Setup of JK:
Design Mesh, start of the top module:
module Mesh( 
  input         clock, 
  input  [7:0]  io_in_a_0_0, 
  input  [7:0]  io_in_a_1_0, 
  input  [7:0]  io_in_a_2_0, 
  input  [7:0]  io_in_a_3_0, 
  input  [7:0]  io_in_d_0_0, 
  input  [7:0]  io_in_d_1_0, 
  input  [7:0]  io_in_d_2_0, 
  input  [7:0]  io_in_d_3_0, 
  input  [15:0]  io_in_b_0_0, 
  input  [15:0]  io_in_b_1_0, 
  input  [15:0]  io_in_b_2_0, 
  input  [15:0]  io_in_b_3_0, 
  input         io_in_control_0_0_propagate, 
  input         io_in_control_1_0_propagate, 
  input         io_in_control_2_0_propagate, 
  input         io_in_control_3_0_propagate, 
  output reg [15:0] io_out_c_0_0, 
  output reg [15:0] io_out_c_1_0, 
  output reg [15:0] io_out_c_2_0, 
  output reg [15:0] io_out_c_3_0
 );
  wire  mesh_0_0_clock; 		  			
  wire [7:0] mesh_0_0_io_in_a_0;  			
  wire [7:0] mesh_0_0_io_in_b_0; 			
  wire [15:0] mesh_0_0_io_in_d_0; 			
  wire  mesh_0_0_io_in_control_0_propagate; 
  wire [7:0] mesh_0_0_io_out_a_0; 			
  wire [15:0] mesh_0_0_io_out_c_0;			
  wire [7:0] mesh_0_0_io_out_b_0;			
  wire  mesh_0_0_io_out_control_0_propagate;
  wire  mesh_0_1_clock; 
  wire [7:0] mesh_0_1_io_in_a_0; 
  wire [7:0] mesh_0_1_io_in_b_0;
  wire [15:0] mesh_0_1_io_in_d_0;
  wire  mesh_0_1_io_in_control_0_propagate; 
  wire [7:0] mesh_0_1_io_out_a_0; 
  wire [15:0] mesh_0_1_io_out_c_0;
  wire [7:0] mesh_0_1_io_out_b_0;
  wire  mesh_0_1_io_out_control_0_propagate; 
  ...
Size in the first run: about 10000 cells after synthesis, about 1100 flip-flops, about 200 I/O pins, roughly 84000 sq um of cells after synthesis.
clock: 4.0 ns
lec_check: 0
abc_area: 1
cap_margin: 20
core_margin: 2
core_utilization: 71
cts_cluster_diameter: 270
place_density_lb_addon: 0.11
slew_margin: 20
tns_end_percent: 5
run.sh (not shown) runs the stock make flow with config.mk's settings and CLKGATE_MAP_FILE=.
JK completed end to end; final checks failed (negative setup slack).
Relative to JK, the following input files were edited for MS:
# JK
export LEC_CHECK = 0
export ABC_AREA = 1
export CAP_MARGIN = 20
export CORE_MARGIN = 2
export CORE_UTILIZATION = 71
export CTS_CLUSTER_DIAMETER = 270
export PLACE_DENSITY_LB_ADDON = 0.11
export SLEW_MARGIN = 20
export TNS_END_PERCENT = 5
create_clock -name core_clock -period 4.0 [get_ports {clock}]
# MS
export LEC_CHECK = 0
export CAP_MARGIN = 20
export CORE_MARGIN = 2
export CORE_UTILIZATION = 40
export PLACE_DENSITY = 0.6
export SLEW_MARGIN = 20
create_clock -name core_clock -period 5.2 [get_ports {clock}]
[summary]
Diff JK -> MS: cell area moved down, setup slack after layout went up. Lower final-layout clock-cell area share among MS and JK: JK. Cell count shrinks by more than 10% when moving from JK to MS. | core box area | higher: MS |. Looking at worst endpoint required time, MS sits 1.16 ns above JK. MS did not stop at any stage, and its layout met the timing, design-rule and antenna checks. Summary: with JK as the reference, routed wire length in MS moved down by more than a quarter.
> inputs changed (MS -> AL)
# MS
export LEC_CHECK = 0
export CAP_MARGIN = 20
export CORE_MARGIN = 2
export CORE_UTILIZATION = 40
export PLACE_DENSITY = 0.6
export SLEW_MARGIN = 20
create_clock -name core_clock -period 5.2 [get_ports {clock}]
# AL
export LEC_CHECK = 0
export CAP_MARGIN = 20
export CORE_MARGIN = 2
export CORE_UTILIZATION = 40
export PLACE_DENSITY = 0.6
export SLEW_MARGIN = 20
create_clock -name core_clock -period 5.79 [get_ports {clock}]
--- outcome ---
No stage failed in AL, and the final checks on the layout all came back clean. Between MS and AL, the slew at the pin closest to its max-slew limit is higher for AL. In terms of post-detailed-routing wire length, AL and MS differ only marginally. Going from MS to AL, critical path depth decreased by 1 relative to the old numbers; post-route minimum period increased by 0.21 ns relative to the old numbers; sequential share of layout area grew by 0.21 points. Number of nets in the layout came out lower on AL than on MS. Taking MS as the reference, in AL buffers plus inverters on the worst setup path shrank by 2, maximum clock frequency shrank by about 4%, non-clock buffer count shrank by 112.
The following lists how TR was set up differently from AL:
# AL
export LEC_CHECK = 0
export CAP_MARGIN = 20
export CORE_MARGIN = 2
export CORE_UTILIZATION = 40
export PLACE_DENSITY = 0.6
export SLEW_MARGIN = 20
create_clock -name core_clock -period 5.79 [get_ports {clock}]
# TR
export LEC_CHECK = 0
export CAP_MARGIN = 20
export CORE_MARGIN = 2
export CORE_UTILIZATION = 59
export SETUP_SLACK_MARGIN = -0.27
export SLEW_MARGIN = 20
create_clock -name core_clock -period 3.52 [get_ports {clock}]
[summary]
TR ran in full, but the layout does not pass; the checks complain about negative setup slack.
For TR, the path class of the lowest-slack min-delay path was input port to flop, unlike AL, where it was flop to flop.
TR vs AL — number of antenna cells inserted dropped 4.
TR against AL: starting density of the core climbed 19 points, die boundary width fell by 79 um, die size lower, sequential cell area share dropped 3.3 points.
Inputs modified between TR and PW:
# TR
export LEC_CHECK = 0
export CAP_MARGIN = 20
export CORE_MARGIN = 2
export CORE_UTILIZATION = 59
export SETUP_SLACK_MARGIN = -0.27
export SLEW_MARGIN = 20
create_clock -name core_clock -period 3.52 [get_ports {clock}]
# PW
export LEC_CHECK = 0
export CAP_MARGIN = 20
export CORE_MARGIN = 2
export CORE_UTILIZATION = 72
export PLACE_DENSITY = 0.65
export SLEW_MARGIN = 20
create_clock -name core_clock -period 4.04 [get_ports {clock}]
Notes after the runs:
PW vs. TR: fraction of the cycle the final worst path needs lost 5.7 points; worst hold path depth lost 1; floorplan row count lost 9.6%; worst hold margin picked up an extra 0.011 ns. Looking at total inserted antenna cells across PW and TR, the one that comes out higher is PW. Status for PW and TR: no clean run. Finished, but not clean: PW, with negative setup slack. Although TR finished all stages, its layout failed final checks on negative setup slack. Utilization: PW and TR compared, lower one is TR. Number of clock buffers in the layout shrinks slightly when moving from TR to PW.


the reference run:
Mesh again, from the RTL that the note above started with.
## Mesh
module Mesh( 
  input         clock, 
  input  [7:0]  io_in_a_0_0, 
  input  [7:0]  io_in_a_1_0, 
  input  [7:0]  io_in_a_2_0, 
  input  [7:0]  io_in_a_3_0, 
  input  [7:0]  io_in_d_0_0, 
  input  [7:0]  io_in_d_1_0, 
  input  [7:0]  io_in_d_2_0, 
  input  [7:0]  io_in_d_3_0, 
  input  [15:0]  io_in_b_0_0, 
  input  [15:0]  io_in_b_1_0, 
  input  [15:0]  io_in_b_2_0, 
  input  [15:0]  io_in_b_3_0, 
  input         io_in_control_0_0_propagate, 
  input         io_in_control_1_0_propagate, 
  input         io_in_control_2_0_propagate, 
  input         io_in_control_3_0_propagate, 
  output reg [15:0] io_out_c_0_0, 
  output reg [15:0] io_out_c_1_0, 
  output reg [15:0] io_out_c_2_0, 
  output reg [15:0] io_out_c_3_0
 );
Settings: LEC_CHECK=0, ABC_AREA=1, CAP_MARGIN=20, CORE_MARGIN=2, CORE_UTILIZATION=71, CTS_CLUSTER_DIAMETER=270, PLACE_DENSITY_LB_ADDON=0.21, SLEW_MARGIN=20, TNS_END_PERCENT=85; clock period 4.02 ns.
The reference run: it failed during global routing (5_1_grt), and the tool reported GRT-0232.
The following lists how the trial run was set up differently from the reference run:
- TNS_END_PERCENT now 5, was 85
- PLACE_DENSITY_LB_ADDON now 0.11, was 0.21
- the clock period (ns, I/O delays scaled along) now 3.42, was 4.02
Results
- The final report for the trial run shows a completed flow and a layout that fails verification, specifically setup timing.
- Number of sinks driven by the clock tree came out exactly the same in the reference run and the trial run.
- Reported for the reference run and the trial run, yosys-reported design area after synthesis turned out identical to the last digit.
- Die area: the trial run vs the reference run identical
- Re starting utilization of the core area: no difference whatsoever between the trial run and the reference run.
- As far as parity-gate share of the synthesized area counting xor and xnor cells goes, the reference run and the trial run are indistinguishable; the numbers are identical.
- Reported for the reference run and the trial run, summed instance area of the synthesized netlist turned out identical to the last digit.


Starting RTL as in the previous note.
Design Mesh, start of the top module:
module Mesh( 
  input         clock, 
  input  [7:0]  io_in_a_0_0, 
  input  [7:0]  io_in_a_1_0, 
  input  [7:0]  io_in_a_2_0, 
  input  [7:0]  io_in_a_3_0, 
  input  [7:0]  io_in_d_0_0, 
  input  [7:0]  io_in_d_1_0, 
  input  [7:0]  io_in_d_2_0, 
  input  [7:0]  io_in_d_3_0, 
  input  [15:0]  io_in_b_0_0, 
  input  [15:0]  io_in_b_1_0, 
  input  [15:0]  io_in_b_2_0, 
  input  [15:0]  io_in_b_3_0, 
  input         io_in_control_0_0_propagate, 
  input         io_in_control_1_0_propagate, 
  input         io_in_control_2_0_propagate, 
  input         io_in_control_3_0_propagate, 
  output reg [15:0] io_out_c_0_0, 
  output reg [15:0] io_out_c_1_0, 
  output reg [15:0] io_out_c_2_0, 
  output reg [15:0] io_out_c_3_0
 );
clock: 4.5 ns
lec_check: 0
cap_margin: 20
core_margin: 2
core_utilization: 72
cts_cluster_size: 75
place_density: 0.65
setup_slack_margin: 0.34
slew_margin: 20
The first run ran to the end with violations: negative setup slack.
Edit:
ABC_AREA = 1   (was unset)
CTS_CLUSTER_SIZE = unset   (was 75)
PLACE_DENSITY = 0.6   (was 0.65)
SETUP_SLACK_MARGIN = unset   (was 0.34)
clock period = 2.05 ns   (was 4.5 ns; I/O delays follow)
The new run did not get past 5_1_grt, error GRT-0232.
Die size increases by a few percent.
Synthesized cell count increases by well over a third.
Synthesized area increases by a few percent.
Edit:
ABC_AREA = unset   (was 1)
CORE_UTILIZATION = 64   (was 72)
PLACE_DENSITY = unset   (was 0.6)
clock period = 4.12 ns   (was 2.05 ns; I/O delays follow)
Now the flow produced a layout that fails on negative setup slack. Synthesized area falls by 4.4%. Synthesized cell count goes down by 29%. Die area increases by 7.4%.
Edit:
CAP_MARGIN = 15   (was 20)
CORE_UTILIZATION = 72   (was 64)
CTS_CLUSTER_DIAMETER = 105   (was unset)
PLACE_DENSITY = 0.65   (was unset)
Effect: The changed run finished but failed the layout checks on negative setup slack. Worst hold slack improved by 0.0081 ns. Sequential share of layout area went up by 0.16 points. Design area went down slightly. Clock skew is higher by 0.0040 ns. Synthesized cell count is unchanged. Routed wire length climbs by well over a third. Via count grows by about a fifth. Non-clock buffer count decreases by 41.
Edit:
CAP_MARGIN = 20   (was 15)
CTS_CLUSTER_DIAMETER = unset   (was 105)
CTS_CLUSTER_SIZE = 79   (was unset)
SETUP_SLACK_MARGIN = 0.97   (was unset)
clock period = 5.34 ns   (was 4.12 ns; I/O delays follow)
What happened: Now the flow passed the timing, design-rule and antenna checks. Worst hold slack got worse by 0.018 ns. Synthesized cell count is unchanged. Die size is unchanged. Wire length is lower by 20%. First-iteration DRC count is lower by 27%. Sequential share of layout area is higher by 1.1 points. Fmax is higher by 4.1%. Area after synthesis stays the same. Core utilization is lower by 3.6 points. Via count is lower by 12%.
Edit:
SETUP_SLACK_MARGIN = 0.92   (was 0.97)
clock period = 3.14 ns   (was 5.34 ns; I/O delays follow)
What happened:
- The new run failed in 5_1_grt (GRT-0232)
- die area does not change
- synthesized area does not change
- synthesized cell count does not change


Setup of try-juniper:
Mesh again, from the RTL that the note above started with.
make LEC_CHECK=0 ABC_AREA=1 CAP_MARGIN=20 CORE_MARGIN=2 CORE_UTILIZATION=72 CTS_CLUSTER_SIZE=97 PLACE_DENSITY=0.6 SETUP_SLACK_MARGIN=0.39 SLEW_MARGIN=20 finish   # period 1.97 ns
Status(try-juniper) = ERROR, stage = global routing
Modified inputs, try-cedar compared to try-juniper
--- a/flow/config.mk
+++ b/flow/config.mk
@@ -6,10 +6,7 @@
 export NUM_CORES = 4
 export LEC_CHECK = 0
-export ABC_AREA = 1
 export CAP_MARGIN = 20
 export CORE_MARGIN = 2
 export CORE_UTILIZATION = 72
-export CTS_CLUSTER_SIZE = 97
-export PLACE_DENSITY = 0.6
-export SETUP_SLACK_MARGIN = 0.39
+export PLACE_DENSITY = 0.65
 export SLEW_MARGIN = 20
==> flow/constraint.sdc <==
create_clock -name core_clock -period 4.12 [get_ports {clock}]
set_input_delay 0.8240 -clock core_clock [delete_from_list [all_inputs] [get_ports {clock}]]
set_output_delay 0.8240 -clock core_clock [all_outputs]
set_load 0.01 [all_outputs]
--- outcome ---
What the final checks of try-cedar revealed, after a flow that finished every stage, was a layout that fails on negative setup slack.
In the metrics for try-cedar and try-juniper, the one carrying the lower floorplan core density is try-cedar.
Compared with try-juniper, try-cedar shows a higher worst setup timing slack at the placement stage.
Compared with try-juniper, try-cedar shows a lower synthesized-area fraction occupied by ao, oa, aoi and oai cells.
#### Input delta (try-quartz over try-cedar)
--- a/flow/config.mk
+++ b/flow/config.mk
@@ -8,5 +8,5 @@
 export CAP_MARGIN = 20
 export CORE_MARGIN = 2
-export CORE_UTILIZATION = 72
-export PLACE_DENSITY = 0.65
+export CORE_UTILIZATION = 58
+export PLACE_DENSITY = 0.6
 export SLEW_MARGIN = 20
==> flow/constraint.sdc <==
create_clock -name core_clock -period 2.27 [get_ports {clock}]
set_input_delay 0.4540 -clock core_clock [delete_from_list [all_inputs] [get_ports {clock}]]
set_output_delay 0.4540 -clock core_clock [all_outputs]
set_load 0.01 [all_outputs]
[try-quartz] flow finished | final checks: failed | reasons: negative setup slack
Post-layout period usage of the worst path came out higher on try-quartz than on try-cedar.
Run comparison: try-quartz start point of the critical path _T_242; try-cedar start point of the critical path _T_75_0[5]
Placed instance area (lower): try-cedar
Between try-cedar and try-quartz, final critical delay including setup and external delays is lower for try-quartz, try-cedar comes in above that.
Compared with try-cedar, try-quartz shows a cell area that is about 1% higher.
Summary of try-quartz over try-cedar: number of vias per cell shrank by 18%; clock-pin slew reported for the worst setup and hold paths after clock tree synthesis held steady; first-iteration DRC count shrank by 65%.
The inputs of try-amber differ from those of try-quartz as listed below.
--- a/flow/config.mk
+++ b/flow/config.mk
@@ -8,5 +8,5 @@
 export CAP_MARGIN = 20
 export CORE_MARGIN = 2
-export CORE_UTILIZATION = 58
+export CORE_UTILIZATION = 40
 export PLACE_DENSITY = 0.6
 export SLEW_MARGIN = 20
==> flow/constraint.sdc <==
create_clock -name core_clock -period 5.07 [get_ports {clock}]
set_input_delay 1.0140 -clock core_clock [delete_from_list [all_inputs] [get_ports {clock}]]
set_output_delay 1.0140 -clock core_clock [all_outputs]
set_load 0.01 [all_outputs]
Results
- try-amber completed every stage of the flow, and the final layout passed the timing, design-rule and antenna checks.
- Summary — combinational gate area, try-amber relative to try-quartz: lower, by 0.0055 mm².
- In try-amber relative to try-quartz, total wire length had gone down by a few percent.
- | final period demand of the worst path | try-amber vs try-quartz | worse |


Starting RTL as in the previous note.
clock: 6.6 ns
lec_check: 0
abc_area: 0
cap_margin: 0
cell_pad_in_sites_global_placement: 2
core_margin: 10
core_utilization: 34
cts_cluster_diameter: 354
cts_cluster_size: 24
gpl_timing_driven: 1
slew_margin: 20
tns_end_percent: 20
The starting point reached the layout checks and failed them: antenna rules.
==> next run, changes <==
ABC_AREA = unset   (was 0)
CAP_MARGIN = 20   (was 0)
CELL_PAD_IN_SITES_GLOBAL_PLACEMENT = unset   (was 2)
CORE_MARGIN = 2   (was 10)
CORE_UTILIZATION = 72   (was 34)
CTS_CLUSTER_DIAMETER = unset   (was 354)
CTS_CLUSTER_SIZE = 57   (was 24)
GPL_TIMING_DRIVEN = unset   (was 1)
PLACE_DENSITY = 0.65   (was unset)
TNS_END_PERCENT = unset   (was 20)
clock period = 3.45 ns   (was 6.6 ns; I/O delays follow)
=>
- Now the flow completed and failed the layout checks on setup timing
- maximum frequency is higher by 0.45%
- global-route usage came out higher by 26 points
- register-to-register slack loses 3.1 ns
- worst setup slack is worse by 3.1 ns
==> next run, changes <==
CTS_CLUSTER_SIZE = 55   (was 57)
clock period = 2.82 ns   (was 3.45 ns; I/O delays follow)
The changed run completed, yet does not pass: setup timing.
Wire length climbs by roughly a tenth.
Area after synthesis is unchanged.
Synthesized cell count stays the same.
Register-to-register slack is worse by 1.1 ns.
Final area climbs slightly.
Maximum frequency drops by a little under a tenth.
Worst setup slack is worse by 1.1 ns.
Critical path depth climbs by 1.
Via count climbs by a few percent.
